==> design.v <==
module distortion_correction #(
    parameter DATA_WIDTH = 16,
    parameter H_RES = 1280,
    parameter V_RES = 720
)(
    input clk,
    input rst_n,
    input [15:0] fx, fy,       
    input [15:0] cx, cy,       
    input [15:0] k1, k2, k3,   
    input valid_params,
    input [DATA_WIDTH-1:0] vin_data,
    input vin_de, vin_vs, vin_hs,
    input [9:0] pixel_x, pixel_y,
    output reg [DATA_WIDTH-1:0] vout_data,
    output reg vout_de, vout_vs, vout_hs,
    input [15:0] ram_rd_data,
    output reg [19:0] ram_rd_addr,
    output reg ram_rd_en
);
    localparam IDLE = 2'b00;
    localparam CALC = 2'b01;
    localparam WAIT = 2'b10;
    localparam OUT  = 2'b11;
    reg [1:0] state, next_state;
    reg signed [15:0] x_norm, y_norm;       
    reg signed [31:0] x2, y2, r2;           
    reg signed [31:0] r4, r6;               
    reg signed [31:0] distortion_factor;    
    reg signed [15:0] x_distorted, y_distorted;   
    reg [9:0] corrected_x, corrected_y;     
    reg [9:0] px_d1, py_d1, px_d2, py_d2;
    reg de_d1, vs_d1, hs_d1;
    reg de_d2, vs_d2, hs_d2;
    reg de_d3, vs_d3, hs_d3;
    reg [2:0] calc_cnt;
    always @(posedge clk or negedge rst_n) begin
        if (!rst_n) begin
            state <= IDLE;
        end else begin
            state <= next_state;
        end
    end
    always @(*) begin
        case (state)
            IDLE: next_state = (vin_de && valid_params) ? CALC : IDLE;
            CALC: next_state = (calc_cnt == 3'd4) ? WAIT : CALC;
            WAIT: next_state = OUT;
            OUT:  next_state = IDLE;
            default: next_state = IDLE;
        endcase
    end
    always @(posedge clk or negedge rst_n) begin
        if (!rst_n) begin
            calc_cnt <= 0;
            x_norm <= 0; y_norm <= 0;
            x2 <= 0; y2 <= 0; r2 <= 0;
            r4 <= 0; r6 <= 0;
            distortion_factor <= 0;
            x_distorted <= 0; y_distorted <= 0;
            corrected_x <= 0; corrected_y <= 0;
        end else begin
            case (state)
                IDLE: begin
                    calc_cnt <= 0;
                    if (vin_de && valid_params) begin
                        x_norm <= (pixel_x - cx);
                        y_norm <= (pixel_y - cy);
                    end
                end
                CALC: begin
                    calc_cnt <= calc_cnt + 1;
                    case (calc_cnt)
                        3'd0: begin
                            x2 <= x_norm * x_norm;
                            y2 <= y_norm * y_norm;
                        end
                        3'd1: begin
                            r2 <= x2 + y2;
                        end
                        3'd2: begin
                            r4 <= (r2 * r2) >> 16;   
                            r6 <= (r2 * r2 * r2) >> 24;
                        end
                        3'd3: begin
                            distortion_factor <= 32'h10000 + 
                                               ((k1 * r2) >> 8) + 
                                               ((k2 * r4) >> 8) + 
                                               ((k3 * r6) >> 8);
                        end
                        3'd4: begin
                            x_distorted <= (x_norm * distortion_factor) >> 16;
                            y_distorted <= (y_norm * distortion_factor) >> 16;
                        end
                    endcase
                end
                WAIT: begin
                    corrected_x <= cx + x_distorted;
                    corrected_y <= cy + y_distorted;
                end
                default: begin
                    calc_cnt <= 0;
                end
            endcase
        end
    end
    wire in_bounds = (corrected_x < H_RES) && (corrected_y < V_RES) && 
                    (corrected_x >= 0) && (corrected_y >= 0);
    always @(posedge clk or negedge rst_n) begin
        if (!rst_n) begin
            px_d1 <= 0; py_d1 <= 0; px_d2 <= 0; py_d2 <= 0;
            de_d1 <= 0; vs_d1 <= 0; hs_d1 <= 0;
            de_d2 <= 0; vs_d2 <= 0; hs_d2 <= 0;
            de_d3 <= 0; vs_d3 <= 0; hs_d3 <= 0;
            ram_rd_addr <= 0;
            ram_rd_en <= 0;
            vout_data <= 0;
            vout_de <= 0; vout_vs <= 0; vout_hs <= 0;
        end else begin
            px_d1 <= pixel_x; py_d1 <= pixel_y;
            px_d2 <= px_d1;   py_d2 <= py_d1;
            de_d1 <= vin_de; vs_d1 <= vin_vs; hs_d1 <= vin_hs;
            de_d2 <= de_d1;  vs_d2 <= vs_d1;  hs_d2 <= hs_d1;
            de_d3 <= de_d2;  vs_d3 <= vs_d2;  hs_d3 <= hs_d2;
            if (state == OUT) begin
                if (valid_params && de_d3 && in_bounds) begin
                    ram_rd_addr <= corrected_y * H_RES + corrected_x;
                    ram_rd_en <= 1'b1;
                end else begin
                    ram_rd_addr <= py_d2 * H_RES + px_d2;
                    ram_rd_en <= de_d3;
                end
            end else begin
                ram_rd_en <= 1'b0;
            end
            vout_data <= ram_rd_data;
            vout_de <= de_d3;
            vout_vs <= vs_d3;
            vout_hs <= hs_d3;
        end
    end
endmodule
==> run.sh <==
#!/bin/bash
# the make line also repeats each setting of config.mk as NAME=value (left out here)
make -C /OpenROAD-flow-scripts/flow DESIGN_CONFIG=/design/flow/config.mk WORK_HOME=/design/flow/orfs CLKGATE_MAP_FILE= finish
==> config.mk <==
export PLATFORM = sky130hd
export DESIGN_NAME = distortion_correction
export DESIGN_NICKNAME = distortion_correction
export VERILOG_FILES = /design/flow/design.v
export SDC_FILE = /design/flow/constraint.sdc
export NUM_CORES = 4
export LEC_CHECK = 0
export CAP_MARGIN = 20
export CORE_MARGIN = 2
export CORE_UTILIZATION = 69
export HOLD_SLACK_MARGIN = -0.08
export SLEW_MARGIN = 20
==> constraint.sdc <==
create_clock -name core_clock -period 12.1 [get_ports {clk}]
set_input_delay 2.4200 -clock core_clock [delete_from_list [all_inputs] [get_ports {clk}]]
set_output_delay 2.4200 -clock core_clock [all_outputs]
set_load 0.01 [all_outputs]
==> run summary, run 1 <==
The layout was made with Yosys and OpenROAD.

The flow ran to the end, but the layout failed its checks. The violated checks flagged are negative setup slack. The half-perimeter wire length after detailed placement is 215.7 mm. The TritonCTS clock tree is yes. The number of cells traversed by the worst hold path is 0. The number of pins exceeding their max-slew limit in the final report is 0. The last timing report of the flow puts the setup violation total at 8.

The share of the cycle needed by the critical path after routing is 1.184. The number of synthesized flops with an enable pin is 0. For reference, the placement row count at floorplan is between 100 and 150.

The share of synthesized registers carrying an async set or reset is 1.000. The worst setup path endpoint is r6[7]$_DFFE_PN0P_. For this run, the leading register cell type out of synthesis is sky130_fd_sc_hd__dfrtp_1. The script logs the ratio of routed vias to standard cells as roughly 5.6. Setup repair after global routing could not meet its margin everywhere. The type recorded for the worst min-delay path is reg -> reg. The unique cell type count in the Yosys netlist is between 70 and 80. The cell-mix breakdown from Yosys lists the compound-gate area share as 0.04332. According to the timing report, the critical path is launched from r2[3]$_DFFE_PN0P_.

For this run the aggregate overflow at the end of global routing stands at 0. TritonCTS created ~43 clock buffers. The initial antenna violation count came to 13. STA classifies the critical path startpoint as a flop. The clock-pin slew reported for the worst setup and hold paths after clock tree synthesis is 60 ps. The normalized max-slew margin is 0.2681. The layer with the highest usage after global routing is met2.

The combined buffer and inverter count along the critical path is 14. In this run the deepest clock path goes through 3 buffers. Looking at the gate-level netlist, the highest instance count belongs to sky130_fd_sc_hd__inv_1. Measured against the total synthesized area, the mux share comes to 0.007750. The detailed-route wire length is approximately 270 mm.

The transition time at the pin with the least slew margin is 1098 ps. The tally of non-filler cells in the final layout is about 13,000. The average size of a mapped cell is about 9 um^2. The number of maximum-capacitance violations recorded for the run is 0.

The met2 track demand over resource in global routing is 0.6393. The wire length per cell after detailed routing is about 20 um. The tool warning count is approximately 100.

Data arrives at the worst endpoint at around 15,000 ps. The fraction of synthesized cell area in xor and xnor cells is 0.04194. The core region is 0.1440 mm^2. The worst-case reg-to-reg setup slack stands at -2230 ps. The via count of the first global-routing pass is roughly 80,000.

In this run the worst path has a maximum fanout of 6. The number of cells after detailed placement is ~13,000. The first global-routing pass estimated 437.0 mm of wire. The detailed-route DRC error count is 0. From synthesis to final layout, the design area changed by 9.228%. The cell type contributing the most total cell area after synthesis is sky130_fd_sc_hd__fa_1. The number of sinks handled by clock tree synthesis is roughly 310. The cell count of the worst reg-to-reg path is between 50 and 60. In this run the number of H-tree levels came out at 2.

The die width is roughly 390 um. In the Yosys report the total cell count is 10,930. The floorplan step records an initial core utilization of 0.6974. The final hold violation count is 0. The capture point of the worst register-to-register path is recorded as r6[7]$_DFFE_PN0P_. The final standard cell utilization of the core is 0.7617. The dominant combinational cell family by area after synthesis is adder cells. Total global-route track usage over all layers is 0.3816. The post-synthesis share of cell area spent on full adders, half adders and majority gates is 0.5716. The number of nets in the synthesized netlist is around 14,000. The later-pin clock latency in the skew report is about 670 ps. Routability-driven placement finished with a final weighted congestion of 0.9762. The summed standard-cell area reported by yosys is approximately 0.1 mm^2. In the final timing run, aggregate negative setup slack is -7362 ps.

The required arrival time at the worst endpoint is between 10,000 and 15,000 ps. The clock arrives with 27.93 ps of skew. The iteration tally of the first detailed-router pass is 8.

Of the synthesized area, sequential elements account for 0.07776. The met1 demand-to-capacity share in global routing is 0.4758. The critical path class is reg -> reg. Detailed routing inserted a total of about 73,000 vias.

The DRC marker count from the first detailed-route iteration is a little under 5,000. The worst setup path is captured at a flop. The overall chip area is between 0.1 and 0.15 mm^2. The total cell area at the placement stage is 0.1074 mm^2. The longest individual stage delay on the worst path is 580 ps. The slowest library cell on the worst path is sky130_fd_sc_hd__fa_1. The share of the synthesized area in the top cell type is 0.4525.

Per the OpenROAD floorplan log, the height of the die is around 390 um. CTS placed an instance of sky130_fd_sc_hd__clkbuf_16 at the clock tree root. The final worst slack is -2227 ps. The commonest cells after synthesis are sky130_fd_sc_hd__inv_1 (2,785), sky130_fd_sc_hd__fa_1 (2,270), sky130_fd_sc_hd__nand2_1 (1,594). The number of nets in the finished design is around 15,000. Nets still carrying antenna violations after routing amount to 0.

The post-synthesis simple-gate area fraction is 0.1353. Counting the fill cells in the layout gives roughly 10,000. The post-route minimum period is between 10,000 and 15,000 ps. The cell family with the largest share of critical-path delay is adder cells. STA shows the worst min-delay path finishing at vout_vs$_DFF_PN0_.

During I/O placement, the number of pins put on the boundary was 210. The upper clock frequency limit is about 0.07 GHz. Sorting the synthesized cells by area gives the leading types as sky130_fd_sc_hd__fa_1 (45%), sky130_fd_sc_hd__ha_1 (12%), sky130_fd_sc_hd__inv_1 (10%), sky130_fd_sc_hd__dfrtp_1 (7.7%), sky130_fd_sc_hd__nand2_1 (6.0%).

The design area is between 0.1 and 0.15 mm^2. The maximum number of pins on one net before global-route repair is ~110. The count of buffers inserted at the top-level ports is approximately 160.

The warning tally printed by Yosys for this design is 1. The met3 layer usage reported by global route is 0.06970.

The worst min-delay path startpoint is vs_d3$_DFF_PN0_. STA lists the startpoint of the worst register-to-register path as r2[3]$_DFFE_PN0P_. The cell depth of the worst setup path is 56. The post-synthesis instance area is 0.1004 mm^2.

Per STA, the library cell used most along the worst path is sky130_fd_sc_hd__fa_1. The synthesized instance count is between 10,000 and 15,000.

The synthesized design contains approximately 310 register bits.
-- per-stage QoR --
stage	worst slack [ps]	hold WS (ps)
2_1_floorplan	-1760	331.2
3_3_place_gp	-2346	332.4
3_5_place_dp	-2479	334.7
4_1_cts	-2244	345.4
5_1_grt	-2837	355.0
6_report	-2227	340.7
-- layer usage --
metal / routed length [um] / vias up
met2: 130700 / 2860
met1: 99180 / 37310
met4: 16340 / 8
li1: - / 32380
met5: 45 / -
met3: 21010 / 831
-- area by class of cell --
class | instances | area [um^2] | share of cell area
multi-input combinational | 7348 | 80950 | 0.7380
inverter | 2786 | 10460 | 0.09534
sequential | 312 | 7833 | 0.07141
timing repair buffer | 766 | 6525 | 0.05949
tap | 1903 | 2381 | 0.02171
clock buffer | 57 | 1209 | 0.01102
clock inverter | 22 | 316.6 | 0.002886
antenna | 7 | 17.52 | 0.0001597
-- timing repair --
action                                  CTS  global route
resized                                  51            67
endpoints found under the hold margin     0             0
buffers inserted                         16            12
hold buffers                              0             0
endpoints found under the setup margin    8            11
pin swaps                                31            67
==> run 2, diff against run 1 <==
Settings changed: CAP_MARGIN 20 to 0, CELL_PAD_IN_SITES_DETAIL_PLACEMENT from default to 0, CTS_CLUSTER_DIAMETER from default to 28, CTS_CLUSTER_SIZE from default to 56, GPL_TIMING_DRIVEN from default to 1, HOLD_SLACK_MARGIN -0.08 to 0.11, PLACE_DENSITY_LB_ADDON from default to 0.11, SETUP_SLACK_MARGIN from default to 5.0, TNS_END_PERCENT from default to 10.
Clock period 12.1 ns to 18.6 ns, I/O delays scaled along.
==> run summary, run 2 <==
The layout was made with Yosys and OpenROAD.

Per the detail_route report, vias per standard cell equal between 5 and 6. The slowest library cell on the worst path is sky130_fd_sc_hd__dfrtp_4. around 210 I/O pins were placed. TritonCTS built the clock tree. In this run the worst setup path terminates at r6[7]$_DFFE_PN0P_. The worst endpoint data arrival time is 15,560 ps. On the final layout, the worst clock skew is 63.80 ps. Counting the fill cells in the layout gives slightly above 10,000. The critical path class is reg -> reg. By count the netlist is led by sky130_fd_sc_hd__inv_1 (2,785), sky130_fd_sc_hd__fa_1 (2,270), sky130_fd_sc_hd__nand2_1 (1,594). The nature of the critical path endpoint is a flop.

The worst register-to-register path has a depth of approximately 59. The worst min-delay path startpoint is px_d1[4]$_DFF_PN0_. The design area is between 0.1 and 0.15 mm^2. In this run, synthesis inferred 0 flip-flops with an integrated enable.

The first detailed-routing pass took 6 iterations. The library cell with the highest instance count after synthesis is sky130_fd_sc_hd__inv_1. The launching element of the worst setup path is r2[3]$_DFFE_PN0P_. CTS added clock buffers totalling a little over 90. The area growth from synthesis to layout is 7.525%. For this run, the top clock speed supported by timing is 0.06651 GHz. The cell depth of the worst setup path is a little under 60.

The unique cell type count in the Yosys netlist is 77. The synthesized netlist occupies a cell area of roughly 0.10 mm^2. The area fraction of the largest cell type after synthesis is 0.4525. Excluding fillers, the count of instances in the completed layout stands at ~13,000.

The worst hold margin is about 340 ps. The max-capacitance violation count is 0. By area, the combinational part of the netlist is dominated by adder cells.

Setup repair after global routing could not meet its margin everywhere. After synthesis, the design contains 10,930 cells according to Yosys. Clock latency on the worst-skew pair, taken at its later pin, is around 700 ps. The clock passes through at most 3 buffers. The maximum number of pins on one net before global-route repair is 112. Once detail routing completed, the nets flagged for antenna violations numbered 0. The synthesized instance count is roughly 11,000. CTS saw 312 sinks. Overall routing resource usage recorded by global route was 0.3638. The summed standard-cell area reported by yosys is between 0.1 and 0.15 mm^2. The via count of the first global-routing pass is around 82,000.

Per the synthesis report, the XOR/XNOR share of the synthesized area is 0.04194. The sum of negative setup slack is 0 ps. The number of cells after detailed placement is roughly 13,000.

Per the CTS log, the maximum H-tree level is 3. In this run the core area contains about 140 standard-cell rows. The die boundary height is ~390 um. The initial antenna violation count was 4. For hold timing, the worst endpoint is px_d2[4]$_DFF_PN0_. The critical path's most frequent cell is sky130_fd_sc_hd__fa_1. The yosys warning tally is 1. The reg-to-reg setup timing slack is 3570 ps. At the pin with the least slew margin, the transition time is ~1100 ps. The count of buffers inserted at the top-level ports is roughly 160.

The first global-routing pass estimated roughly 420 mm of wire. The register bit total from synthesis is between 300 and 400. The startpoint of the lowest-slack register-to-register path is r2[3]$_DFFE_PN0P_. The number of buffers added to fix hold violations after cts is 0. The area inside the core boundary is 0.1440 mm^2.

A synthesized cell averages just over 9 um^2. The overall die size recorded for this design is around 0.15 mm^2. The cell family contributing the most delay on the critical path is adder cells.

Synthesis produced a netlist with a net count of between 10,000 and 15,000. Counting flops with an async set or reset pin after synthesis yields a share of 1.000.

The pre-placement core utilization is 0.6974. The total cell area at the placement stage is between 0.1 and 0.15 mm^2. The finished design was reported to have a net count of around 14,000. Dividing the final minimum period by the clock period gives 0.8083. For this sky-water flow run, the detailed-routed wirelength per cell is reported as 19.67 um.

The tool warning count is 98. The combined buffer and inverter count along the critical path is 9. The longest individual stage delay on the worst path is 570 ps. For reference, the clock transition at the flip-flops on the worst setup and hold paths is 60 ps.

Of the total synthesized cell area, the portion taken by full adders, half adders and majority gates is 0.5716. The number of cells traversed by the worst hold path is 0. Counting I/O delays and the setup requirement, the final critical path takes around 15,000 ps. According to the dpl log, the detail-placed design has an HPWL of roughly 200 mm.

The most used flip-flop cell is sky130_fd_sc_hd__dfrtp_1. The post-synthesis simple-gate area fraction is 0.1353. Headroom to the max-slew limit came out at 0.2918.

At the worst endpoint, the required time is 19,130 ps. The detailed-route wire length is between 200 and 300 mm. The total via count after detailed routing is about 72,000. The worst flop-to-flop path endpoint is r6[7]$_DFFE_PN0P_. Clock tree synthesis selected as its root buffer the cell sky130_fd_sc_hd__clkbuf_16. The end-of-flow timing check tallies setup violations at 0.

The main area contributors are sky130_fd_sc_hd__fa_1 (45%), sky130_fd_sc_hd__ha_1 (12%), sky130_fd_sc_hd__inv_1 (10%), sky130_fd_sc_hd__dfrtp_1 (7.7%), sky130_fd_sc_hd__nand2_1 (6.0%). Recorded from the global router log, the overflow total was 0.

The path class of the tightest hold or removal check is reg -> reg. The final weighted congestion in routability-driven placement is between 0.9 and 1. The register area share after synthesis is 0.07776. In the final report, the number of hold violations comes to 0. The biggest fanout along the worst timing path is 5. The largest total area in the synthesized netlist belongs to sky130_fd_sc_hd__fa_1.

The fraction of synthesized area in multiplexers is 0.007750. The final standard cell utilization of the core is 0.7498. STA classifies the critical path startpoint as a flop. The flow ran to the end and the layout has no timing, DRC or antenna violations. Measured along the x axis, the die boundary spans between 300 and 400 um. TritonRoute reported its final design rule violation total as 0.

In the final report, the number of pins over their slew limit comes to 0. The share of synthesized cell area in and-or and or-and compound cells is 0.04332. Once iteration 0 of detailed routing completed, the report listed about 4,400 DRC markers.
[run 2: final cells by class]
type | count | area [um^2] | share of cell area
tap | 1903 | 2381 | 0.02205
timing repair buffer | 358 | 3299 | 0.03056
clock inverter | 57 | 784.5 | 0.007265
antenna | 2 | 5.005 | 0.00004635
sequential | 312 | 7855 | 0.07275
clock buffer | 114 | 2484 | 0.02300
multi-input combinational | 7348 | 80710 | 0.7475
inverter | 2786 | 10460 | 0.09685
[run 2: through the flow]
step / setup slack [ps]
global route: 3058
CTS: 3600
global placement: 2577
finish: 3565
detailed placement: 2535
floorplan: 4740
[run 2: what timing repair did]
item                                    4_1_cts  5_1_grt
gates resized                                65       10
endpoints found under the setup margin        8       14
buffers inserted                             40        9
cloned                                        3        0
pin swaps                                    61       40
[run 2: per-layer routing]
metal,track usage,up-vias,part of all wire
li1,-,31640,-
met1,0.4395,37100,0.36
met2,0.6311,2825,0.50
met3,0.05820,890,0.072
met4,0.1874,4,0.060
met5,0,-,0.00013
==> run 3, diff against run 2 <==
Settings changed: ABC_AREA from default to 1, CORE_UTILIZATION 69 to 72, CTS_CLUSTER_DIAMETER 28 to 346, CTS_CLUSTER_SIZE 56 to 15, HOLD_SLACK_MARGIN 0.11 to 0.3, SETUP_SLACK_MARGIN 5.0 to 3.05, TNS_END_PERCENT 10 to 80.
Clock period 18.6 ns to 10.5 ns, I/O delays scaled along.
==> run summary, run 3 <==
The layout was made with Yosys and OpenROAD.

For reference, the post-synthesis area per instance comes to approximately 8.1 um^2. The fraction of synthesized area in multiplexers is 0.0001079. The TritonCTS clock tree is yes. At the end of the flow the core is filled with cells to 0.8141. The biggest area contributor in the post-synthesis netlist is sky130_fd_sc_hd__fa_1. The transition time recorded at the tightest slew-check pin is ~1100 ps. The fraction of synthesized cell area in xor and xnor cells is 0.03137. For this run, the detailed router's first-pass iteration total came to 28. The unique cell type count in the Yosys netlist is 68.

In this run the core area contains about 140 standard-cell rows. The startpoint of the lowest-slack register-to-register path is r2[4]$_DFFE_PN0P_. The biggest fanout along the worst timing path is 11. The critical path's most frequent cell is sky130_fd_sc_hd__fa_1. After filler insertion, the fill cell instance count of the layout stands at about 9,000.

The via count of the first global-routing pass is 94,900. The clock root buffer is sky130_fd_sc_hd__clkbuf_16. The routed design could run at a clock period as short as around 12,000 ps. The buffer_ports step reported a buffer count of 161. The reg-to-reg setup timing slack is -1980 ps. Setup repair after global routing could not meet its margin everywhere. During I/O placement, the number of pins put on the boundary was between 200 and 250.

The number of synthesized flops with an enable pin is 0. The number of pins exceeding their max-slew limit in the final report is 0. The DRC marker count from the first detailed-route iteration is about 7,500. For this run, the register share of the synthesized area comes to 0.07484. The area inside the core boundary is around 0.14 mm^2. For reference, the top cells by count after synthesis are sky130_fd_sc_hd__inv_1 (3,797), sky130_fd_sc_hd__nand2_1 (3,055), sky130_fd_sc_hd__fa_1 (2,270). The floorplan step defined a die boundary enclosing about 0.15 mm^2. The via count normalized by instance count is roughly 5.7.

The first global-routing pass estimated just over 500 mm of wire. The final antenna-violating net count is 0. The slowest library cell on the worst path is sky130_fd_sc_hd__fa_1. The cell family with the largest share of critical-path delay is adder cells. The summed standard-cell area reported by yosys is about 0.10 mm^2.

The worst endpoint data arrival time is ~13,000 ps. The worst setup path endpoint is r6[6]$_DFFE_PN0P_. The remaining global-route overflow is 0. In the final routed layout, each cell accounts on average for about 21 um. The max-capacitance violation count is 0.

The post-synthesis simple-gate area fraction is 0.1456. STA shows the worst reg2reg path with a cell count of roughly 48. The die boundary height is 384.7 um. The flow measured a signed area growth from synthesis to layout of 12.09%. The final hold violation count is 0. The number of cells traversed by the worst hold path is 0. The share of the core area taken by cells at floorplan is 0.7263. For this run, asynchronously set or reset flops after synthesis account for 1.000.

Yosys stat counts roughly 13,000 cells in the synthesized netlist. The most used flip-flop cell is sky130_fd_sc_hd__dfrtp_1. The required time at the worst endpoint is listed as 10,960 ps.

The longest individual stage delay on the worst path is about 600 ps. The maximum number of pins on one net before global-route repair is between 100 and 150. After synthesis the cells add up to ~0.10 mm^2. The reasons given for failing layout checks are negative setup slack. The half-perimeter wire length after detailed placement is between 200 and 300 mm. The worst clock skew on the final layout is between 50 and 60 ps. The startpoint type of the worst setup path is a flop.

The number of buffers added to fix hold violations after cts is 0. The nature of the critical path endpoint is a flop. The main area contributors are sky130_fd_sc_hd__fa_1 (44%), sky130_fd_sc_hd__inv_1 (14%), sky130_fd_sc_hd__ha_1 (11%), sky130_fd_sc_hd__nand2_1 (11%), sky130_fd_sc_hd__dfrtp_1 (7.5%). Counting every instance in the synthesized netlist gives 12,850. The synthesized net count is 16,250. In the post-route report, total wirelength is listed as ~320 mm.

The final weighted congestion recorded by global placement is roughly 1. Derived from the worst setup path, the maximum achievable clock frequency is 0.08012 GHz. Of the post-synthesis cell area, the dominant cell type holds 0.4355. In the hold report, the worst path ends at vout_vs$_DFF_PN0_.

The worst-case max-slew headroom was logged as 0.2940. The clock-pin slew reported for the worst setup and hold paths after clock tree synthesis is 110 ps. Counting buffers and inverters, the worst setup path is 48 cells deep. The total global-route track usage is 0.4425. The number of sinks handled by clock tree synthesis is between 300 and 400. The dominant combinational cell family by area after synthesis is adder cells.

The share of the cycle needed by the critical path after routing is 1.189. Warnings reported by Yosys during synthesis add up to 1. The later-pin clock latency in the skew report is around 640 ps. The final setup violation count is 8. The detailed-route DRC error count is 0.

Per the CTS log, the maximum H-tree level is 1. The run finished, with violations left.

The critical path is of the reg -> reg type. Along the critical path, the tally of buffer and inverter instances is 12. The initial antenna violation count is 11. For the worst min-delay path, the startpoint reported by OpenROAD is vs_d3$_DFF_PN0_. Per the timing report, the most critical flop-to-flop path finishes at r6[6]$_DFFE_PN0P_. The maximum buffer depth of the clock tree is 3. The die width is about 380 um. Yosys instantiated no cell more often than sky130_fd_sc_hd__inv_1.

Synthesis inferred roughly 310 register bits. The number of clock buffers added by TritonCTS is 24. STA reports the tightest min-delay check as being of type reg -> reg. The sum of negative setup slack is -13,780 ps. The final layout contains ~17,000 nets.

The share of synthesized cell area in and-or and or-and compound cells is 0.04107. Detailed routing inserted a total of 86,780 vias. Summing over the stages, the warning tally comes to roughly 94. Per STA, the startpoint of the critical path is r2[4]$_DFFE_PN0P_. The post-synthesis share of cell area spent on full adders, half adders and majority gates is 0.5502. The final worst slack is -1981 ps.
-- run 3: timing repair --
action | 4_1_cts | 5_1_grt
gates resized | 501 | 258
endpoints found under the setup margin | 33 | 40
endpoints found under the hold margin | 0 | 0
pin swaps | 247 | 170
setup buffers | 119 | 43
cloned | 4 | 1
-- run 3: per-stage QoR --
step           instance area [um^2]  hold slack (ps)  std cells  worst slack [ps]
6_report                     117000            344.0      15290             -1981
3_5_place_dp                 112300            334.7      15090             -1911
5_1_grt                      117000            355.3      15290             -2351
3_3_place_gp                 112300            331.7      15090             -1721
4_1_cts                      115600            348.8      15240             -1663
2_1_floorplan                105400            331.2      12850             -1063
-- run 3: layout make-up --
class	instances	area (um^2)	area share
Antenna cell	2	5.005	0.00004279
Clock inverter	2	21.27	0.0001819
Timing Repair Buffer	1022	8877	0.07590
Sequential cell	312	7869	0.06728
Tap cell	1903	2381	0.02036
Clock buffer	28	615.6	0.005264
Multi-Input combinational cell	8193	82810	0.7080
Inverter	3824	14380	0.1229
-- run 3: layer usage --
| metal | vias up | part of all wire | track usage |
|---|---|---|---|
| met5 | - | 0.00036 | 0 |
| met4 | 16 | 0.084 | 0.2842 |
| met3 | 1533 | 0.10 | 0.09437 |
| met2 | 5105 | 0.47 | 0.7233 |
| met1 | 42510 | 0.34 | 0.5350 |
| li1 | 37620 | - | - |
==> run 4, diff against run 3 <==
Settings changed: CAP_MARGIN 0 to 20, CELL_PAD_IN_SITES_DETAIL_PLACEMENT 0 to default, CORE_UTILIZATION 72 to 63, CTS_CLUSTER_DIAMETER 346 to default, CTS_CLUSTER_SIZE 15 to 100, GPL_TIMING_DRIVEN 1 to default, HOLD_SLACK_MARGIN 0.3 to default, PLACE_DENSITY_LB_ADDON 0.11 to default, SETUP_SLACK_MARGIN 3.05 to default, TNS_END_PERCENT 80 to default.
Clock period 10.5 ns to 11.4 ns, I/O delays scaled along.
==> run summary, run 4 <==
The layout was made with Yosys and OpenROAD.

The run finished, with violations left. The violated checks flagged are negative setup slack. The number of rows created at floorplan is roughly 150.

The timing report gives the clock slew at the launch and capture registers of the worst setup and hold paths as ~60 ps. Summing over every cut layer, the via total after detailed routing is just over 80,000. The share of synthesized registers carrying an async set or reset is 1.000.

Of the total synthesized cell area, the portion taken by full adders, half adders and majority gates is 0.5502. Final hold analysis gives a worst-case slack of roughly 340 ps. The final layout report lists a filler cell count of 13,480. The smallest clock period supported by the final layout is computed as 12,230 ps. The library cell with the highest instance count after synthesis is sky130_fd_sc_hd__inv_1.

The number of cells after detailed placement is 15,340. The post-synthesis simple-gate area fraction is 0.1456. The reg-to-reg setup timing slack is -830 ps. The final antenna-violating net count is 0. The area growth from synthesis to layout is 10.47%. The worst hold path begins at hs_d3$_DFF_PN0_. The initial antenna violation count was 5.

In the final routed layout, each cell accounts on average for between 15 and 20 um. On the critical path, the stage with the largest delay is an instance of sky130_fd_sc_hd__fa_1.

The first global-routing pass estimated approximately 480 mm of wire. The detailed-route DRC error count is 0. The synthesized instance count is between 10,000 and 15,000.

The endpoint identified for the worst register-to-register timing path is r6[6]$_DFFE_PN0P_. The tightest min-delay check is of the reg -> reg type. TritonCTS built the clock tree.

The startpoint type of the worst setup path is a flop. Grouping stages by cell kind, the critical path spends the most delay in adder cells. With fillers left out, the area of the finished cells amounts to between 0.1 and 0.15 mm^2. Warnings raised by the tools during the run amount to ~98.

The longest individual stage delay on the worst path is 590 ps. The worst setup path is of the reg -> reg kind. Entering global routing, the biggest net connects roughly 140 pins.

The H-tree level count is 2. The tally of non-filler cells in the final layout is 15,490. Looking at the critical path, the highest net fanout was 5. The total CTS buffers is 40. The share of synthesized area in the top cell type comes to 0.4355. The sum of negative setup slack is -5548 ps.

The share of synthesized cell area in and-or and or-and compound cells is 0.04107. The number of cells traversed by the worst hold path is 0. For the worst setup path, the data required time is between 10,000 and 15,000 ps. The summed standard-cell area reported by yosys is between 0.1 and 0.15 mm^2. The worst endpoint data arrival time is about 13,000 ps.

The region available for standard cell placement spans about 0.16 mm^2. After detailed placement, the total cell area comes to 0.1120 mm^2. The fraction of synthesized area in multiplexers is 0.0001079. After layout, the setup clock skew is reported as approximately 53 ps. The via count of the first global-routing pass is just under 90,000. The detailed-route wire length is 297.6 mm. The number of nets in the finished design is about 17,000. The unique cell type count in the Yosys netlist is ~70.

A synthesized cell averages ~8.1 um^2. The later-pin clock latency in the skew report is between 600 and 700 ps. The final hold violation count is 0. The number of pins exceeding their max-slew limit in the final report is 0. The share of the cycle needed by the critical path after routing is 1.073. For this run the detailed placement stage logged an HPWL of around 250 mm. The post-synth count of flops with an enable pin is 0. The cell count of the worst reg-to-reg path is ~50. Checking max transition, the worst relative margin is 0.3066.

The clock root buffer is sky130_fd_sc_hd__clkbuf_16. Of the synthesized area, sequential elements account for 0.07484. The main area contributors are sky130_fd_sc_hd__fa_1 (44%), sky130_fd_sc_hd__inv_1 (14%), sky130_fd_sc_hd__ha_1 (11%), sky130_fd_sc_hd__nand2_1 (11%), sky130_fd_sc_hd__dfrtp_1 (7.5%). The critical path's most frequent cell is sky130_fd_sc_hd__fa_1. The via count normalized by instance count is between 5 and 6. Per the log, the first TritonRoute iteration ended with a DRC count of about 5,600. The cell total in the yosys stat output is around 13,000. In this run the maximum-capacitance check reported violations numbering 0.

Per STA, the endpoint of the critical path is r6[6]$_DFFE_PN0P_.

Synthesis inferred 312 register bits. The die boundary height is between 400 and 500 um. The remaining global-route overflow is 0. The critical path starts at r2[5]$_DFFE_PN0P_. The post-route utilization of the core is recorded as 0.6994. The final weighted congestion in routability-driven placement is ~0.97. The total global-route track usage is 0.3664. Setup repair after global routing could not meet its margin everywhere. The iteration tally of the first detailed-router pass is 6. The longest clock path from root to sink contains 3 buffers. The dominant combinational cell family by area after synthesis is adder cells. During I/O placement, the number of pins put on the boundary was 210. The combined buffer and inverter count along the critical path is 12.

Per the post-synthesis report, the nets total 16,250. The buffer_ports step reported a buffer count of 161. For reference, the top cells by count after synthesis are sky130_fd_sc_hd__inv_1 (3,797), sky130_fd_sc_hd__nand2_1 (3,055), sky130_fd_sc_hd__fa_1 (2,270).

The final setup violation count is 8. The startpoint of the lowest-slack register-to-register path is r2[5]$_DFFE_PN0P_. At the pin with the least slew margin, the transition time is 1040 ps. TritonCTS reports the number of clock sinks as 312. Counting the warning lines in the Yosys log gives 1.

The die covers around 0.17 mm^2. In this run the horizontal extent of the chip is roughly 410 um. The final worst slack is -830.7 ps. The pre-placement core utilization is 0.6331.

The upper clock frequency limit is 0.08176 GHz. Hold repair after CTS inserted 0 buffers. The worst hold endpoint is vout_hs$_DFF_PN0_. The nature of the critical path endpoint is a flop.

In the synthesized netlist the dominant register cell turns out to be sky130_fd_sc_hd__dfrtp_1. The fraction of synthesized cell area in xor and xnor cells is 0.03137.

The cell depth of the worst setup path is between 40 and 50. The post-synthesis instance area is roughly 0.10 mm^2. The cell type contributing the most total cell area after synthesis is sky130_fd_sc_hd__fa_1.
-- run 4: area by class of cell --
cell class / count / area (um^2) / share of cell area
multi-input combinational: 8193 / 81430 / 0.7065
tap: 2189 / 2739 / 0.02376
timing repair buffer: 894 / 7521 / 0.06525
sequential: 312 / 7841 / 0.06803
clock inverter: 23 / 272.8 / 0.002366
clock buffer: 49 / 1065 / 0.009238
inverter: 3824 / 14390 / 0.1248
antenna: 1 / 2.502 / 0.00002171
-- run 4: repair_timing --
item,in CTS,in global routing
gates resized,192,138
endpoints found under the setup margin,8,8
cloned,1,0
pin swaps,97,97
setup buffers,49,27
-- run 4: per-layer routing --
layer  GRT usage  up-vias  wire, um
li1            -    37430         -
met1      0.4667    41270    114400
met2      0.6128     3112    142000
met3     0.05497      750     21860
met4      0.1836        6     19290
met5           0        -        37
-- run 4: through the flow --
stage                     setup slack, ps
after floorplan                    -163.5
after global routing                -1254
after detailed placement            -1308
after global placement              -1215
after CTS                          -873.2
final                              -830.7
==> run 5, diff against run 4 <==
Settings changed: CAP_MARGIN 20 to 40, CELL_PAD_IN_SITES_DETAIL_PLACEMENT from default to 0, CORE_UTILIZATION 63 to 72, CTS_CLUSTER_DIAMETER from default to 346, CTS_CLUSTER_SIZE 100 to 15, GPL_TIMING_DRIVEN from default to 1, HOLD_SLACK_MARGIN from default to 0.3, PLACE_DENSITY_LB_ADDON from default to 0.01, SETUP_SLACK_MARGIN from default to 3.1, TNS_END_PERCENT from default to 10.
Clock period 11.4 ns to 10.9 ns, I/O delays scaled along.
==> run summary, run 5 <==
The layout was made with Yosys and OpenROAD.

The run finished, with violations left. The layout checks failed on negative setup slack.

The number of cells after detailed placement is approximately 15,000. The area growth from synthesis to layout is 10.02%.

The startpoint type of the worst setup path is a flop. The worst register-to-register path depth is approximately 51. The area inside the core boundary is approximately 0.14 mm^2. The max-capacitance violation count is 0.

The die covers ~0.15 mm^2. The OpenROAD report gives the critical path a required time of between 10,000 and 15,000 ps. CTS added clock buffers totalling 24. The startpoint identified for the worst register-to-register timing path is r2[3]$_DFFE_PN0P_. The first-pass GRT wire length is about 490 mm. The tightest min-delay check is of the reg -> reg type. The cell family with the largest share of critical-path delay is adder cells. Post-synth the commonest register cell is sky130_fd_sc_hd__dfrtp_1. The cell depth of the worst setup path is between 50 and 60.

The transition time at the pin with the least slew margin is ~1100 ps. The share of synthesized area in the top cell type comes to 0.4355. In the global route stage, overall resource usage came out at 0.4300. Per the timing report, the most critical flop-to-flop path finishes at r6[2]$_DFFE_PN0P_. The wire length per cell after detailed routing is roughly 20 um. The count of buffers added on input and output ports is approximately 160. Summed over all layers, the global routing overflow is 0. The fill cell total of the finished layout is between 9,000 and 10,000. The share of the cycle needed by the critical path after routing is 1.128.

TritonCTS reports the number of clock sinks as roughly 310. The share of synthesized cell area in and-or and or-and compound cells is 0.04107.

The post-synthesis instance area is 0.1043 mm^2. The via count of the first global-routing pass is roughly 93,000. In this run, the synthesized area fraction spent on xor and xnor cells is recorded as 0.03137. Per the synthesis report, the simple-gate share of the synthesized area is 0.1456.

The number of pins exceeding their max-slew limit in the final report is 0.

The upper clock frequency limit is just over 0.08 GHz. The longest individual stage delay on the worst path is approximately 570 ps. The normalized max-slew margin is 0.2443. The post-route minimum period is roughly 12,000 ps. The worst setup slack after placement is -1738 ps. The combined buffer and inverter count along the critical path is 15. The area taken by multi-input combinational cells is reported as just over 0.08 mm^2. For this run, the number of Yosys warnings is 1.

For this block, the routed nets add up to about 310 mm of wire. Warnings raised by the tools during the run amount to between 90 and 100. The critical path's slowest stage uses the library cell sky130_fd_sc_hd__dfrtp_2.

The biggest fanout along the worst timing path is 6. The critical path class is reg -> reg. The synthesized instance count is 12,850. The area occupied by registers is between 0.007 and 0.008 mm^2. The TritonCTS clock tree is yes. The maximum buffer depth of the clock tree is 3.

about 210 I/O pins were placed. The summed standard-cell area reported by yosys is between 0.1 and 0.15 mm^2. The initial antenna violation count is 10. The iteration tally of the first detailed-router pass is 19. The tally of non-filler cells in the final layout is 15,180. After clock tree synthesis, the clock-pin slew on the worst setup and hold paths is about 100 ps. By count the netlist is led by sky130_fd_sc_hd__inv_1 (3,797), sky130_fd_sc_hd__nand2_1 (3,055), sky130_fd_sc_hd__fa_1 (2,270). The final timing report lists a hold violation count of 0.

In the routed layout, each cell is associated on average with a via count of approximately 5.6. The average size of a mapped cell is about 8.1 um^2. Final hold analysis gives a worst-case slack of 329.6 ps. According to the dpl log, the detail-placed design has an HPWL of 246.9 mm. The final worst slack is -1395 ps. The share of synthesized registers carrying an async set or reset is 1.000.

The unique cell type count in the Yosys netlist is around 68. On the critical path the data arrives at about 13,000 ps. After its last routability iteration, the placer logged a weighted congestion of 1.021. The maximum number of pins on one net before global-route repair is between 100 and 150. Summed over all instances, the cell type with the most area after synthesis is sky130_fd_sc_hd__fa_1. The register area share after synthesis is 0.07484.

Looking at the clock tree report, the H-tree level count equals 1. The post-synthesis share of cell area spent on full adders, half adders and majority gates is 0.5502. The register bit total from synthesis is about 310. The most frequently used library cell after synthesis is sky130_fd_sc_hd__inv_1.

The synthesized net count is roughly 16,000. The die boundary height is between 300 and 400 um. Setup violations remaining at the end of the flow were counted as 8. The number of rows created at floorplan is between 100 and 150. By area the synthesized netlist is led by sky130_fd_sc_hd__fa_1 (44%), sky130_fd_sc_hd__inv_1 (14%), sky130_fd_sc_hd__ha_1 (11%), sky130_fd_sc_hd__nand2_1 (11%), sky130_fd_sc_hd__dfrtp_1 (7.5%). The worst min-delay path startpoint is vs_d3$_DFF_PN0_. The routed layout reports a DRC error count of 0.

STA shows the worst min-delay path finishing at vout_vs$_DFF_PN0_. The final antenna-violating net count is 0. The later-pin clock latency in the skew report is 660 ps.

The worst setup path endpoint is r6[2]$_DFFE_PN0P_. The nature of the critical path endpoint is a flop. The number of cells traversed by the worst hold path is 0.

The total via count after detailed routing is between 80,000 and 90,000. By area, the combinational part of the netlist is dominated by adder cells. By instance count, the cell type seen most on the critical path is sky130_fd_sc_hd__fa_1. The number of nets in the finished design is roughly 17,000.

Setup repair after global routing could not meet its margin everywhere. The number of cells reported by Yosys stat comes to between 10,000 and 15,000. The fraction of synthesized area in multiplexers is 0.0001079. The number of synthesized flops with an enable pin is 0. The DRC marker count from the first detailed-route iteration is 7,322. For reference, the critical path is launched at r2[3]$_DFFE_PN0P_. The final standard cell utilization of the core is 0.7991. The floorplan step records an initial core utilization of 0.7263. Setup slack on the worst reg-to-reg path comes out at -1390 ps. The die width is between 300 and 400 um.

The root buffer cell chosen for the clock tree is sky130_fd_sc_hd__clkbuf_16. The worst clock skew on the final layout is 71.47 ps.
## run 5: per-stage QoR
stage	area (um^2)	TNS [ps]
3_3_place_gp	112000	-11210
3_5_place_dp	112100	-12010
6_report	114800	-10390
5_1_grt	114800	-13420
2_1_floorplan	104900	-3564
4_1_cts	113900	-9805
## run 5: layout make-up
class,instances,area share
multi-input cells,8193,0.7126
inverters,3824,0.1252
flip-flops and latches,312,0.06830
repair buffers,901,0.06707
well taps,1903,0.02074
clock buffers,39,0.005722
clock inverters,2,0.0003052
diodes,3,0.00006540
## run 5: layer usage
layer,track usage,up-vias,share of wire,wire length (um)
li1,-,37390,-,-
met1,0.5223,41970,0.35,106700
met2,0.7051,4328,0.47,145000
met3,0.08682,1221,0.097,29840
met4,0.2738,14,0.080,24650
met5,0,-,0.00027,84
## run 5: repair_timing
item                       CTS  global route
pin swaps                  138           113
resized                    266           167
setup buffers               33             6
hold buffers                 0             0
cloned                       0             1
setup endpoints to repair   32            33
==> run 6, diff against run 5 <==
Settings changed: CAP_MARGIN 40 to 30, CELL_PAD_IN_SITES_DETAIL_PLACEMENT 0 to default, CELL_PAD_IN_SITES_GLOBAL_PLACEMENT from default to 3, CORE_ASPECT_RATIO from default to 1.1, CTS_CLUSTER_DIAMETER 346 to 400, CTS_CLUSTER_SIZE 15 to default, GPL_TIMING_DRIVEN 1 to default, HOLD_SLACK_MARGIN 0.3 to default, MIN_ROUTING_LAYER from default to met2, PLACE_DENSITY_LB_ADDON 0.01 to default, SETUP_SLACK_MARGIN 3.1 to default, TNS_END_PERCENT 10 to default.
Clock period 10.9 ns to 12.6 ns, I/O delays scaled along.
==> run summary, run 6 <==
Results of an implementation run.

In this run the standard cell core region covers about 0.14 mm^2. After synthesis, the most frequently instantiated cells are sky130_fd_sc_hd__inv_1 (3,797), sky130_fd_sc_hd__nand2_1 (3,055), sky130_fd_sc_hd__fa_1 (2,270). The cell-mix breakdown from Yosys lists the simple-gate area share as 0.1456. The tool reported: "[ERROR GPL-0301] Utilization 148.368 % exceeds 100%". The synthesized net count is 16,250. Post-synthesis, Yosys gives the total cell area as between 0.1 and 0.15 mm^2. The overall chip area is roughly 0.15 mm^2. The pre-placement core utilization is 0.7248. The yosys warning tally is 1.

A synthesized cell averages about 8.1 um^2. In this run, the synthesized area fraction spent on xor and xnor cells is recorded as 0.03137. The fraction of synthesized area in multiplexers is 0.0001079. The register bit total from synthesis is 312. Measured along the x axis, the die boundary spans roughly 370 um. The register area share after synthesis is 0.07484. The die boundary height is 403.3 um. The cell type contributing the most total cell area after synthesis is sky130_fd_sc_hd__fa_1. The unique cell type count in the Yosys netlist is 68. Yosys mapped a number of flops with a built-in enable equal to 0.

Yosys attributes the largest share of cell area to sky130_fd_sc_hd__fa_1 (44%), sky130_fd_sc_hd__inv_1 (14%), sky130_fd_sc_hd__ha_1 (11%), sky130_fd_sc_hd__nand2_1 (11%), sky130_fd_sc_hd__dfrtp_1 (7.5%). In the Yosys report the total cell count is ~13,000. The flow did not finish. The library cell with the highest instance count after synthesis is sky130_fd_sc_hd__inv_1.

Per the synthesis report, the adder-cell share of the synthesized area is 0.5502. The most used flip-flop cell is sky130_fd_sc_hd__dfrtp_1. The share of the synthesized area in the top cell type is 0.4355. After floorplanning, the core was divided into roughly 150 placement rows. In the synthesized netlist, the dominant kind of combinational cell is adder cells. Per the synthesis report, the AND-OR/OR-AND share of the synthesized area is 0.04107. The flow stopped in 3_1_place_gp_skip_io.

After technology mapping, the gate count stands at ~13,000. The post-synthesis instance area is ~0.10 mm^2. The share of synthesized registers carrying an async set or reset is 1.000.
==> run 7, diff against run 6 <==
Settings changed: ABC_AREA 1 to default, CAP_MARGIN 30 to 20, CELL_PAD_IN_SITES_GLOBAL_PLACEMENT 3 to default, CORE_ASPECT_RATIO 1.1 to default, CORE_UTILIZATION 72 to 66, CTS_CLUSTER_DIAMETER 400 to default, MIN_ROUTING_LAYER met2 to default.
Clock period 12.6 ns to 13.0 ns, I/O delays scaled along.
==> run summary, run 7 <==
The layout was made with Yosys and OpenROAD.

The transition time recorded at the tightest slew-check pin is 1083 ps. According to the hold report, the worst path is of the reg -> reg type. Sorting the synthesized cells by how often they occur yields sky130_fd_sc_hd__inv_1 (2,785), sky130_fd_sc_hd__fa_1 (2,270), sky130_fd_sc_hd__nand2_1 (1,594). The main area contributors are sky130_fd_sc_hd__fa_1 (45%), sky130_fd_sc_hd__ha_1 (12%), sky130_fd_sc_hd__inv_1 (10%), sky130_fd_sc_hd__dfrtp_1 (7.7%), sky130_fd_sc_hd__nand2_1 (6.0%).

The final weighted congestion in routability-driven placement is approximately 0.9. With fillers left out, the area of the finished cells amounts to around 0.11 mm^2. The clock drives 312 sinks. Setup slack on the critical path of the routed design comes to -1431 ps. Counting cells, the worst reg-to-reg path comes to ~55.

For reference, the placement row count at floorplan is 143. The synthesized design contains 0 enable-type register cells. The critical path class is reg -> reg. TritonCTS built the clock tree. Once placement finished, the instance area stood at 0.1072 mm^2. The synthesis report gives the async set-or-reset register share as 1.000. The report counts max-capacitance violations totalling 0.

The first detailed-routing pass ran for 6 iterations. The upper clock frequency limit is 0.06930 GHz. After synthesis, the chip area reported by Yosys is approximately 0.10 mm^2. The routed layout reports a DRC error count of 0.

In this run, the synthesized area fraction spent on AND-OR/OR-AND gates is recorded as 0.04332. The worst clock skew on the final layout is 30.38 ps. The layout checks failed on negative setup slack. The overall chip area is approximately 0.16 mm^2.

The slowest stage of the critical path belongs to the cell sky130_fd_sc_hd__fa_2. The worst setup path endpoint is r6[7]$_DFFE_PN0P_. The cell type contributing the most total cell area after synthesis is sky130_fd_sc_hd__fa_1.

Of the synthesized area, sequential elements account for 0.07776. The unique cell type count in the Yosys netlist is 77. The area growth from synthesis to layout is 8.993%.

Among the non-sequential cells, adder cells take the most area. The maximum buffer depth of the clock tree is 3. The final setup violation count is 4. Detailed routing inserted a total of roughly 72,000 vias. Post-route period utilization is reported as 1.110.

In this run, the synthesized area fraction spent on and/or/nand/nor cells is recorded as 0.1353. The slew check shows that the tightest pin keeps a relative margin of 0.2778. Per the OpenROAD floorplan log, the area of the core is roughly 0.15 mm^2. The tool warning count is 103. The library cell with the highest instance count after synthesis is sky130_fd_sc_hd__inv_1. Setup repair after global routing could not meet its margin everywhere. The startpoint type of the worst setup path is a flop. The biggest fanout along the worst timing path is 5.

The fraction of synthesized cell area in xor and xnor cells is 0.04194.

On the critical path the data arrives at ~15,000 ps. The floorplan report gives the top-level pin count as 210. The number of cells reported by Yosys stat comes to 10,930. The launching element of the worst setup path is r2[3]$_DFFE_PN0P_. Warnings reported by Yosys during synthesis add up to 1. Summed over all layers, the global routing overflow is 0. For this run the detailed placement stage logged an HPWL of between 200 and 250 mm. The synthesized instance count is around 11,000.

The H-tree level count is 2. From left edge to right edge, the die measures ~390 um. By instance count, the cell type seen most on the critical path is sky130_fd_sc_hd__fa_1. The maximum number of pins on one net before global-route repair is approximately 110. The combined buffer and inverter count along the critical path is 15. The number of pins exceeding their max-slew limit in the final report is 0. The count of buffers inserted at the top-level ports is about 160.

The post-route minimum period is 14,430 ps. Data on the critical path is required at its endpoint by 13,520 ps. The cell-mix breakdown from Yosys lists the adder-cell area share as 0.5716.

The pre-placement core utilization is 0.6627. The clock root buffer is sky130_fd_sc_hd__clkbuf_16. The register bit total from synthesis is roughly 310.

STA shows the worst min-delay path finishing at px_d2[5]$_DFF_PN0_. The cell family with the largest share of critical-path delay is adder cells. The later-pin clock latency in the skew report is between 600 and 700 ps. The post-synthesis instance area is between 0.1 and 0.15 mm^2. Buffers inserted during clock tree synthesis total between 40 and 50. The run finished, with violations left.

The wire length per cell after detailed routing is ~19 um. After synthesis, the mean cell area works out to around 9.2 um^2. The initial antenna violation count is 8. The synthesized net count is around 14,000. The timing report gives the clock slew at the launch and capture registers of the worst setup and hold paths as 70 ps. The share of synthesized area in the top cell type comes to 0.4525. The die is 394.1 um tall. The startpoint of the lowest-slack register-to-register path is r2[3]$_DFFE_PN0P_. The first global-routing pass estimated around 420 mm of wire. The worst setup slack after placement is -1697 ps. The longest individual stage delay on the worst path is 590 ps.

For reference, the mux area share after synthesis is 0.007750. The routed design shows a via density per instance of 5.439. In the global route stage, overall resource usage came out at 0.3468. In the synthesized netlist the dominant register cell turns out to be sky130_fd_sc_hd__dfrtp_1. The via count of the first global-routing pass is 80,910. The final layout contains routed wiring with a total length of about 260 mm. The nature of the critical path endpoint is a flop. The worst register-to-register path has a setup slack of -1430 ps. In this run the number of cells on the critical path is approximately 55. The worst min-delay path startpoint is px_d1[5]$_DFF_PN0_.

The capture point of the worst register-to-register path is recorded as r6[7]$_DFFE_PN0P_. The number of nets in the finished design is 14,610. The final antenna-violating net count is 0. The number of cells on the worst hold path is listed as 0. The final hold violation count is 0.

The DRC marker count from the first detailed-route iteration is approximately 4,000.
run 7: metal layers:
metal | wire (um) | global-route usage
met5 | 13 | 0
met4 | 11090 | 0.1286
met3 | 15320 | 0.04125
met2 | 127500 | 0.6002
met1 | 101200 | 0.4506
run 7: final cells by class:
type / instances / area, um^2
Sequential cell: 312 / 7831
Antenna cell: 4 / 10.01
Inverter: 2786 / 10460
Multi-Input combinational cell: 7348 / 80890
Clock inverter: 22 / 389.1
Clock buffer: 53 / 1151
Timing Repair Buffer: 724 / 6182
Tap cell: 2030 / 2540
Fill cell: 11870 / 42090
run 7: stage by stage:
stage | util | TNS (ps) | hold slack, ps | cells
6_report | 0.7222 | -1867 | 344.5 | 13280
3_5_place_dp | 0.7071 | -2593 | 334.7 | 13170
2_1_floorplan | - | -859.9 | 331.2 | 10930
3_3_place_gp | 0.7071 | -1690 | 331.1 | 13170
4_1_cts | 0.7188 | -1378 | 348.1 | 13250
5_1_grt | 0.7222 | -4298 | 355.2 | 13280
run 7: timing repair:
action / CTS / global route
hold buffers: 0 / 0
setup buffers: 8 / 22
pin swaps: 50 / 57
setup endpoints to repair: 6 / 7
resized: 38 / 72
==> run 8, diff against run 7 <==
Settings changed: CAP_MARGIN 20 to 0, CELL_PAD_IN_SITES_DETAIL_PLACEMENT from default to 1, CORE_UTILIZATION 66 to 26, CTS_CLUSTER_DIAMETER from default to 80, CTS_CLUSTER_SIZE from default to 56, GPL_ROUTABILITY_DRIVEN from default to 0, GPL_TIMING_DRIVEN from default to 1, HOLD_SLACK_MARGIN from default to 0.11, MAX_ROUTING_LAYER from default to met4, PLACE_DENSITY_LB_ADDON from default to 0.11, TNS_END_PERCENT from default to 10.
Clock period 13.0 ns to 26.0 ns, I/O delays scaled along.
==> run summary, run 8 <==
The layout was made with Yosys and OpenROAD.

The pre-antenna-repair detailed-routing pass consisted of 6 iterations. The critical path's most frequent cell is sky130_fd_sc_hd__xnor2_1. The OpenROAD report gives the critical path a required time of about 27,000 ps. The longest individual stage delay on the worst path is approximately 660 ps. The cell-mix breakdown from Yosys lists the adder-cell area share as 0.5716. STA classifies the critical path endpoint as a flop. The share of synthesized registers carrying an async set or reset is 1.000. The final hold violation count is 0. The worst hold path class is reg -> reg.

The sum of negative setup slack is 0 ps. The first-pass GRT wire length is between 500 and 600 mm. The transition time at the pin with the least slew margin is between 1000 and 1500 ps.

TritonCTS built the clock tree. In this run, the synthesized area fraction spent on AND-OR/OR-AND gates is recorded as 0.04332. The number of rows created at floorplan is 228.

Setup repair after global routing left no endpoint under its margin. The floorplan step defined a die boundary enclosing between 0.3 and 0.4 mm^2.

The final setup violation count is 0. The via count normalized by instance count is between 4 and 5.

The tool warning count for the run is approximately 95. The synthesized netlist was found by Yosys to have around 11,000 cells. Per the post-synthesis report, the nets total approximately 14,000. CTS reports a maximum clock tree buffer depth of 3. The cell type contributing the most total cell area after synthesis is sky130_fd_sc_hd__fa_1.

The launch point of the worst register-to-register path is recorded as r2[2]$_DFFE_PN0P_. The cell count of the worst reg-to-reg path is about 62. The launch point of the critical path was reported as r2[2]$_DFFE_PN0P_. The number of setup buffers added after CTS is 0. Looking at the setup timing report, the critical path kind is reg -> reg. By area the synthesized netlist is led by sky130_fd_sc_hd__fa_1 (45%), sky130_fd_sc_hd__ha_1 (12%), sky130_fd_sc_hd__inv_1 (10%), sky130_fd_sc_hd__dfrtp_1 (7.7%), sky130_fd_sc_hd__nand2_1 (6.0%). The wire length per cell after detailed routing is around 20 um.

The initial antenna violation count was 21. The pre-placement core utilization is 0.2608. A synthesized cell averages 9.188 um^2. The area growth from synthesis to layout is 9.155%. The worst setup path is launched from a flop.

Counting flops with a built-in enable in the synthesized netlist gives 0. The biggest fanout along the worst timing path is 41. The buffer_ports step reported a buffer count of roughly 160. Once the clock tree was built, the resizer swapped 0 gates to a different size.

The normalized max-slew margin is 0.2119. Per the GRT congestion report, total overflow comes to 0. The DRC marker count from the first detailed-route iteration is between 2,000 and 2,500. The flow ran to the end and the layout has no timing, DRC or antenna violations.

The slowest library cell on the worst path is sky130_fd_sc_hd__a311oi_2. The max-capacitance violation count is 0.

The post-route minimum period is approximately 17,000 ps. The total global-route track usage is 0.1785. After legalization and detailed placement, the total HPWL measured roughly 260 mm. The worst endpoint data arrival time is approximately 18,000 ps. The fraction of synthesized cell area in xor and xnor cells is 0.04194. Walking the critical path from launch to capture passes 62 cell instances.

The most used flip-flop cell is sky130_fd_sc_hd__dfrtp_1. Looking at the reg2reg group, the worst path ends at r6[7]$_DFFE_PN0P_. The number of buffers added to fix hold violations after cts is 0.

The final standard cell utilization of the core is 0.2846. The detailed-route wire length is roughly 330 mm. Buffers inserted during clock tree synthesis total 40. Synthesis inferred ~310 register bits. The dominant combinational cell family by area after synthesis is adder cells. The worst clock skew on the final layout is just over 60 ps.

The synthesized instance count is ~11,000. The number of pins exceeding their max-slew limit in the final report is 0. The final antenna-violating net count is 0. The share of synthesized area in the top cell type comes to 0.4525. The area inside the core boundary is roughly 0.39 mm^2. The via count of the first global-routing pass is 83,120. The skew report gives the latency at the later pin of the worst-skew pair as approximately 690 ps.

The register area share after synthesis is 0.07776. For flop-to-flop paths, the worst setup slack is slightly below 9000 ps. The total via count after detailed routing is about 70,000. The worst hold endpoint is de_d2$_DFF_PN0_. The die boundary height is 625.5 um.

The share of the cycle needed by the critical path after routing is 0.6616. In this run the cell area of the synthesized design comes to 0.1004 mm^2. For this design, the sink count on the clock tree is 312. In the post-synthesis netlist, the cell with the most instances is sky130_fd_sc_hd__inv_1. The number of nets in the finished design is around 14,000. The timing report notes that buffer and inverter cells on the critical path total 10. The number of cells after detailed placement is between 15,000 and 20,000. The tree is rooted in a sky130_fd_sc_hd__clkbuf_16. The fraction of synthesized area in multiplexers is 0.007750.

The yosys warning tally is 1. The number of cells traversed by the worst hold path is 0. In this run, the synthesized area fraction spent on and/or/nand/nor cells is recorded as 0.1353.

The H-tree level count is 2. For reference, the clock transition at the flip-flops on the worst setup and hold paths is approximately 80 ps.

Per the timing report, the achievable frequency comes out to roughly 0.058 GHz. Excluding fillers, the count of instances in the completed layout stands at 15,940. In the Yosys stats the netlist draws on a little under 80 distinct library cells. Sorting the synthesized cells by how often they occur yields sky130_fd_sc_hd__inv_1 (2,785), sky130_fd_sc_hd__fa_1 (2,270), sky130_fd_sc_hd__nand2_1 (1,594). The die width is roughly 630 um. The maximum number of pins on one net before global-route repair is between 100 and 150.

The number of top-level design ports is 210. The cell family with the largest share of critical-path delay is adder cells. The worst hold path begins at de_d1$_DFF_PN0_. The capture point of the critical path was reported as r6[7]$_DFFE_PN0P_. The summed standard-cell area reported by yosys is 0.1004 mm^2.

The detailed-route DRC error count is 0.
run 8: metal layers:
layer	GRT usage	wire length, um	vias up
li1	-	-	31470
met1	0.2269	145400	37400
met2	0.3169	169100	754
met3	0.01007	7659	253
met4	0.02917	5828	0
met5	-	0	-
run 8: final cells by class:
class / instances / area [um^2]
repair buffers: 355 / 3085
multi-input cells: 7348 / 80430
clock buffers: 46 / 1054
fillers: 44700 / 275500
well taps: 5060 / 6331
diodes: 8 / 20.02
clock inverters: 28 / 395.4
flip-flops and latches: 312 / 7844
inverters: 2786 / 10460
run 8: per-stage QoR:
stage                     setup WS [ps]  hold WS [ps]  instance area, um^2
after floorplan                   11420         331.2               100400
after global placement             8647         332.1               108100
after detailed placement           8602         336.3               108100
after CTS                          8553         349.3               109600
after global routing               8000         353.7               109600
final                              8799         346.9               109600
==> run 9, diff against run 8 <==
Settings changed: ABC_AREA from default to 1, CAP_MARGIN 0 to 20, CELL_PAD_IN_SITES_DETAIL_PLACEMENT 1 to default, CORE_UTILIZATION 26 to 72, CTS_CLUSTER_DIAMETER 80 to 206, CTS_CLUSTER_SIZE 56 to default, GPL_ROUTABILITY_DRIVEN 0 to default, GPL_TIMING_DRIVEN 1 to default, HOLD_SLACK_MARGIN 0.11 to default, MAX_ROUTING_LAYER met4 to default, PLACE_DENSITY_LB_ADDON 0.11 to 0.01, SETUP_SLACK_MARGIN from default to 0.41, TNS_END_PERCENT 10 to default.
Clock period 26.0 ns to 12.8 ns, I/O delays scaled along.
==> run summary, run 9 <==
The layout was made with Yosys and OpenROAD.

The design area is roughly 0.11 mm^2. The initial antenna violation count was 6. The final antenna-violating net count is 0. Yosys stat counts ~13,000 cells in the synthesized netlist. The summed standard-cell area reported by yosys is approximately 0.10 mm^2.

Per the synthesis report, the AND-OR/OR-AND share of the synthesized area is 0.04107. Per the synth stats, the proportion of register bits with asynchronous set or reset is 1.000. OpenSTA lists the critical path startpoint as r2[13]$_DFFE_PN0P_. The most numerous cell type found on the critical path is sky130_fd_sc_hd__fa_1. The dominant combinational cell family by area after synthesis is adder cells. The startpoint of the lowest-slack register-to-register path is r2[13]$_DFFE_PN0P_. The clock net in this run drives a total of between 300 and 400 sinks. The average size of a mapped cell is 8.117 um^2. The first global-routing pass estimated roughly 480 mm of wire.

The unique cell type count in the Yosys netlist is 68. TritonCTS built the clock tree. The worst hold margin is ~330 ps. Per the run report, area growth between synthesis and finish was 7.445%. The share of the Yosys chip area taken by registers is 0.07484. Of the post-synthesis cell area, the part taken by muxes is 0.0001079.

The required arrival time at the worst endpoint is 13,320 ps. The clock reaches the later pin of the worst-skew pair after about 660 ps. The worst hold path passes through 0 cells. The startpoint type of the worst setup path is a flop. The DRC violation total left in the routed layout is recorded as 0. The worst clock skew on the final layout is 79.32 ps.

The worst hold path class is reg -> reg. Summed over all layers, the routed wires come to between 200 and 300 mm. The synthesized net count is 16,250. Counting instances in the post-synthesis netlist gives the leading cell types as sky130_fd_sc_hd__inv_1 (3,797), sky130_fd_sc_hd__nand2_1 (3,055), sky130_fd_sc_hd__fa_1 (2,270). As logged by OpenROAD, the buffers inserted on ports number between 150 and 200. The nature of the critical path endpoint is a flop.

The final weighted congestion in routability-driven placement is 1.002. Summing all placed instances gives a cell area of roughly 0.11 mm^2. The capture point of the worst register-to-register path is recorded as r6[7]$_DFFE_PN0P_. After synthesis the netlist holds a flip-flop and latch count of about 310. The number of buffers added to fix hold violations after cts is 0. The share of the cycle needed by the critical path after routing is 0.9713. The post-synthesis share of cell area spent on full adders, half adders and majority gates is 0.5502. Setup repair after global routing could not meet its margin everywhere. According to the finish report, the design has a final net count of around 16,000. The cell depth of the worst setup path is 42.

Overall routing resource usage recorded by global route was 0.4177. After layout, the minimum clock period comes to around 12,000 ps. The half-perimeter wire length after detailed placement is around 240 mm. The number of pins exceeding their max-slew limit in the final report is 0. The cell family with the largest share of critical-path delay is adder cells.

STA shows the worst reg2reg path with a cell count of roughly 42. The library cell with the highest instance count after synthesis is sky130_fd_sc_hd__inv_1. In the floorplan report the effective utilization is 0.7263. In the final routed layout, each cell accounts on average for between 15 and 20 um.

For this run, the slowest stage of the critical path takes 550 ps. The final setup violation count is 0.

The fill cell total of the finished layout is 10,270. The run finished with no timing, DRC or antenna violations. The reg-to-reg setup timing slack is 370 ps. The run reported a max-capacitance violation count of 0. The most used flip-flop cell is sky130_fd_sc_hd__dfrtp_1. The violation tally recorded at the end of detailed-routing iteration 0 is 6,640. The maximum buffer depth of the clock tree is 3. Synthesis handed over a netlist of 12,850 instances. The slowest library cell on the worst path is sky130_fd_sc_hd__fa_1. The area fraction of the largest cell type after synthesis is 0.4355. The maximum number of pins on one net before global-route repair is between 150 and 200. The die width is slightly below 400 um.
[run 9: per-layer routing]
layer	part of all wire	track usage	wire length, um
met5	0.000037	0	11
met4	0.076	0.2478	22460
met3	0.096	0.08321	28350
met2	0.47	0.6876	140000
met1	0.36	0.5131	105300
[run 9: layout make-up]
| cell class | instances | area (um^2) | area share |
|---|---|---|---|
| multi-input cells | 8193 | 81040 | 0.7229 |
| inverters | 3824 | 14380 | 0.1283 |
| flip-flops and latches | 312 | 7844 | 0.06997 |
| repair buffers | 582 | 5179 | 0.04620 |
| well taps | 1903 | 2381 | 0.02124 |
| clock buffers | 50 | 1035 | 0.009230 |
| clock inverters | 18 | 237.7 | 0.002121 |
| diodes | 4 | 10.01 | 0.00008929 |
[run 9: through the flow]
step	setup slack, ps	util	TNS (ps)	std cells
after global routing	46.24	0.7803	0	14880
after floorplan	560.6	-	0	12850
after CTS	408.8	0.7727	0	14850
after global placement	-17.62	0.7598	-17.62	14740
after detailed placement	-93.47	0.7598	-116.3	14740
final	368.0	0.7804	0	14890
[run 9: timing repair]
item	CTS	global route
resized	80	187
setup endpoints to repair	8	8
gates cloned	0	1
buffers inserted	35	34
pin swaps	47	89
